==> trial 3 <==
==> flow/design.v <==
module i16_mul(
    input signed [15:0] A,
    input signed [15:0] B,
    output signed [31:0] P
);
assign P = A * B;
endmodule
module i18_mul(
    input signed [17:0] A,
    input signed [15:0] B_coef,
    output signed [33:0] P
);
assign P = A * B_coef;
endmodule
module i36_acc(
    input signed [33:0] A,
    input signed [31:0] B,
    input signed [35:0] _Z,
    output signed [35:0] S
);
wire signed [35:0] A_ext = {{2{A[33]}}, A};
wire signed [35:0] B_ext = {{4{B[31]}}, B};
assign S = A_ext + B_ext + _Z;
endmodule
module i36_delay(
    input CLK,
    input RST,
    input signed [35:0] STORE,
    output reg signed [35:0] READ
);
always @ (posedge CLK, negedge RST) begin
    if (!RST) begin
        READ <= 0;
    end else begin
        READ <= STORE;
    end
end
endmodule
module i36_trunc(
    input signed [35:0] A,
    output reg signed [15:0] B_sat,
    output reg signed [17:0] B
);
wire signed [35:0] shifted_inter = (A >>> 14);
wire signed [21:0] shifted = shifted_inter[21:0];
always @(*) begin
    B = $signed(shifted[17:0]);
    if (shifted > 22'sd32767) B_sat = 16'sd32767;
    else if (shifted < -22'sd32768) B_sat = -16'sd32768;
    else B_sat = $signed(shifted[15:0]);
end
endmodule
module i16_biquad(
    input CLK, RST,
    input unsigned [15:0] A,
    output signed [15:0] B,
    input signed [15:0] b_0,
    input signed [15:0] b_1,
    input signed [15:0] b_2,
    input signed [15:0] a_1,
    input signed [15:0] a_2
);
wire signed [17:0] feedback;
wire signed [31:0] P_b0;
wire signed [31:0] P_b1;
wire signed [31:0] P_b2;
wire signed [33:0] P_a1;
wire signed [33:0] P_a2;
wire signed [35:0] S_0;
wire signed [35:0] S_1;
wire signed [35:0] S_2;
wire signed [35:0] Z_0;
wire signed [35:0] Z_1;
i16_mul mul_b0(
    .A(A),
    .B(b_0),
    .P(P_b0)
);
i16_mul mul_b1(
    .A(A),
    .B(b_1),
    .P(P_b1)
);
i16_mul mul_b2(
    .A(A),
    .B(b_2),
    .P(P_b2)
);
i18_mul mul_a1(
    .A(feedback),
    .B_coef(a_1),
    .P(P_a1)
);
i18_mul mul_a2(
    .A(feedback),
    .B_coef(a_2),
    .P(P_a2)
);
i36_acc ACC_0(
    .A(P_a2),
    .B(P_b2),
    ._Z(36'sd0),
    .S(S_0)
);
i36_acc ACC_1(
    .A(P_a1),
    .B(P_b1),
    ._Z(Z_0),
    .S(S_1)
);
i36_acc ACC_2(
    .A(34'sd0),
    .B(P_b0),
    ._Z(Z_1),
    .S(S_2)
);
i36_delay DELAY_0(
    .CLK(CLK),
    .RST(RST),
    .STORE(S_0),
    .READ(Z_0)
);
i36_delay DELAY_1(
    .CLK(CLK),
    .RST(RST),
    .STORE(S_1),
    .READ(Z_1)
);
i36_trunc OUT(
    .A(S_2),
    .B(feedback),
    .B_sat(B)
);
endmodule
==> flow/run.sh <==
#!/bin/bash
# the make line also repeats each setting of config.mk as NAME=value (left out here)
make -C /OpenROAD-flow-scripts/flow DESIGN_CONFIG=/design/flow/config.mk WORK_HOME=/design/flow/orfs CLKGATE_MAP_FILE= finish
==> flow/config.mk <==
export PLATFORM = sky130hd
export DESIGN_NAME = i16_biquad
export DESIGN_NICKNAME = i16_biquad
export VERILOG_FILES = /design/flow/design.v
export SDC_FILE = /design/flow/constraint.sdc
export NUM_CORES = 4
export LEC_CHECK = 0
export ABC_AREA = 1
export CAP_MARGIN = 20
export CELL_PAD_IN_SITES_DETAIL_PLACEMENT = 2
export CELL_PAD_IN_SITES_GLOBAL_PLACEMENT = 1
export CORE_ASPECT_RATIO = 0.94
export CORE_MARGIN = 7
export CORE_UTILIZATION = 18
export GPL_ROUTABILITY_DRIVEN = 1
export GPL_TIMING_DRIVEN = 0
export HOLD_SLACK_MARGIN = 0.26
export MIN_ROUTING_LAYER = met2
export PLACE_DENSITY_LB_ADDON = 0.06
export SETUP_SLACK_MARGIN = 0.36
export SLEW_MARGIN = 20
export TNS_END_PERCENT = 65
==> flow/constraint.sdc <==
create_clock -name core_clock -period 23.7 [get_ports {CLK}]
set_input_delay 4.7400 -clock core_clock [delete_from_list [all_inputs] [get_ports {CLK}]]
set_output_delay 4.7400 -clock core_clock [all_outputs]
set_load 0.01 [all_outputs]
==> build 32 (differences from trial 3) <==
Settings changed: ABC_AREA 1 to default, CELL_PAD_IN_SITES_DETAIL_PLACEMENT 2 to default, CELL_PAD_IN_SITES_GLOBAL_PLACEMENT 1 to default, CORE_ASPECT_RATIO 0.94 to 0.71, CORE_MARGIN 7 to 2, CORE_UTILIZATION 18 to 72, CTS_CLUSTER_SIZE from default to 71, GPL_TIMING_DRIVEN 0 to 1, MIN_ROUTING_LAYER met2 to default, PLACE_DENSITY_LB_ADDON 0.06 to 0.01, SETUP_SLACK_MARGIN 0.36 to 2.42, TNS_END_PERCENT 65 to 80.
==> flow/constraint.sdc (replaced) <==
create_clock -name core_clock -period 10.2 [get_ports {CLK}]
set_input_delay 2.0400 -clock core_clock [delete_from_list [all_inputs] [get_ports {CLK}]]
set_output_delay 2.0400 -clock core_clock [all_outputs]
set_load 0.01 [all_outputs]
==> build 63 (differences from trial 3) <==
Settings changed: ABC_AREA 1 to default, CELL_PAD_IN_SITES_DETAIL_PLACEMENT 2 to default, CELL_PAD_IN_SITES_GLOBAL_PLACEMENT 1 to default, CORE_ASPECT_RATIO 0.94 to default, CORE_MARGIN 7 to 2, CORE_UTILIZATION 18 to 72, CTS_CLUSTER_DIAMETER from default to 27, CTS_CLUSTER_SIZE from default to 25, GPL_ROUTABILITY_DRIVEN 1 to default, GPL_TIMING_DRIVEN 0 to default, HOLD_SLACK_MARGIN 0.26 to default, MIN_ROUTING_LAYER met2 to default, PLACE_DENSITY_LB_ADDON 0.06 to 0.27, SETUP_SLACK_MARGIN 0.36 to default, TNS_END_PERCENT 65 to default.
==> flow/constraint.sdc (replaced) <==
create_clock -name core_clock -period 16.0 [get_ports {CLK}]
set_input_delay 3.2000 -clock core_clock [delete_from_list [all_inputs] [get_ports {CLK}]]
set_output_delay 3.2000 -clock core_clock [all_outputs]
set_load 0.01 [all_outputs]
==> comparison table <==
metric	trial 3	build 63	build 32
Result of the run	no timing/DRC/antenna violations	no timing/DRC/antenna violations	complete, but fails checks
Violated checks	-	-	negative setup slack
Clkbuf count	9	12	9
Global-route wire length before repair	438 mm	239 mm	264 mm
Combinational share of cell area	72.0%	77.8%	73.2%
Floorplan row count	202	103	87
Area share of fa/ha/maj cells after synthesis	64.3%	65.5%	65.5%
Layout fillers	37181	4970	3965
Number of buffers and inverters on the critical path	15	18	20
Number of instances in the synthesized netlist	6842	6004	6004
Total tool warning count	31	31	33
Total cells reported by yosys after synthesis	6842	6004	6004
Initial DRT Pass Iterations	5	6	8
Final worst-path setup slack	2.61 ns	0.275 ns	-4.16 ns
Met2 Usage GRT	31.4%	63.6%	65.0%
Final nets	9049	8327	8828
Slew at the pin with the worst max-slew slack	1.26 ns	1.07 ns	0.791 ns
Vertical extent of the die	567 um	286 um	242 um
Final-layout non-clock buffer area share	3.17%	5.75%	12.0%
Post-Layout Cell Count	11281	7257	7777
Flop-to-flop setup slack	8.94 ns	3.91 ns	-1.78 ns
Total area of multi-input combinational cells	47100 sq um	48500 sq um	50900 sq um
Register-to-Register Path Depth	43	46	46
Number of logic stages on the critical path including buffering	48	50	53

========
==> branch indigo <==
RTL: the design.v shown in full above, as it stands there.
make LEC_CHECK=0 ABC_AREA=1 CAP_MARGIN=20 CORE_ASPECT_RATIO=0.94 CORE_MARGIN=2 CORE_UTILIZATION=72 CTS_CLUSTER_SIZE=76 GPL_ROUTABILITY_DRIVEN=1 GPL_TIMING_DRIVEN=1 HOLD_SLACK_MARGIN=0.26 PLACE_DENSITY=0.66 SETUP_SLACK_MARGIN=0.36 SLEW_MARGIN=20 TNS_END_PERCENT=80 finish   # period 11.1 ns
run.sh (not shown) runs the stock make flow with config.mk's settings and CLKGATE_MAP_FILE=.
==> branch juniper (differences from branch indigo) <==
ABC_AREA = default   (was 1)
CORE_ASPECT_RATIO = default   (was 0.94)
CORE_UTILIZATION = 31   (was 72)
CTS_CLUSTER_SIZE = default   (was 76)
GPL_ROUTABILITY_DRIVEN = default   (was 1)
GPL_TIMING_DRIVEN = default   (was 1)
HOLD_SLACK_MARGIN = default   (was 0.26)
PLACE_DENSITY = default   (was 0.66)
SETUP_SLACK_MARGIN = default   (was 0.36)
TNS_END_PERCENT = default   (was 80)
==> flow/constraint.sdc (replaced) <==
create_clock -name core_clock -period 15.8 [get_ports {CLK}]
set_input_delay 3.1600 -clock core_clock [delete_from_list [all_inputs] [get_ports {CLK}]]
set_output_delay 3.1600 -clock core_clock [all_outputs]
set_load 0.01 [all_outputs]
==> branch zinc (differences from branch indigo) <==
ABC_AREA = default   (was 1)
CORE_ASPECT_RATIO = 0.5   (was 0.94)
CTS_CLUSTER_SIZE = default   (was 76)
GPL_ROUTABILITY_DRIVEN = default   (was 1)
GPL_TIMING_DRIVEN = default   (was 1)
HOLD_SLACK_MARGIN = default   (was 0.26)
PLACE_DENSITY = default   (was 0.66)
PLACE_DENSITY_LB_ADDON = 0.2   (was default)
SETUP_SLACK_MARGIN = default   (was 0.36)
TNS_END_PERCENT = default   (was 80)
==> flow/constraint.sdc (replaced) <==
create_clock -name core_clock -period 13.6 [get_ports {CLK}]
set_input_delay 2.7200 -clock core_clock [delete_from_list [all_inputs] [get_ports {CLK}]]
set_output_delay 2.7200 -clock core_clock [all_outputs]
set_load 0.01 [all_outputs]
==> notes <==
Branch zinc finished with setup timing left. Branch juniper completed without violations. Branch indigo produced a layout that fails on setup timing.
Clock skew: branch indigo > branch juniper > branch zinc.
Routed wire length: branch indigo > branch zinc > branch juniper.
The lowest global-route usage belongs to branch juniper, the highest to branch indigo.
Clock-buffer cell count, lowest first: branch indigo, branch zinc, branch juniper.
Design area: branch juniper < branch zinc < branch indigo.
Sequential share of layout area, highest first: branch juniper, branch zinc, branch indigo.
Worst setup slack, highest first: branch juniper, branch zinc, branch indigo.
Final cell count, highest first: branch juniper, branch indigo, branch zinc.
Non-clock buffer count: branch indigo > branch zinc > branch juniper.
The lowest register-to-register slack belongs to branch indigo, the highest to branch juniper.
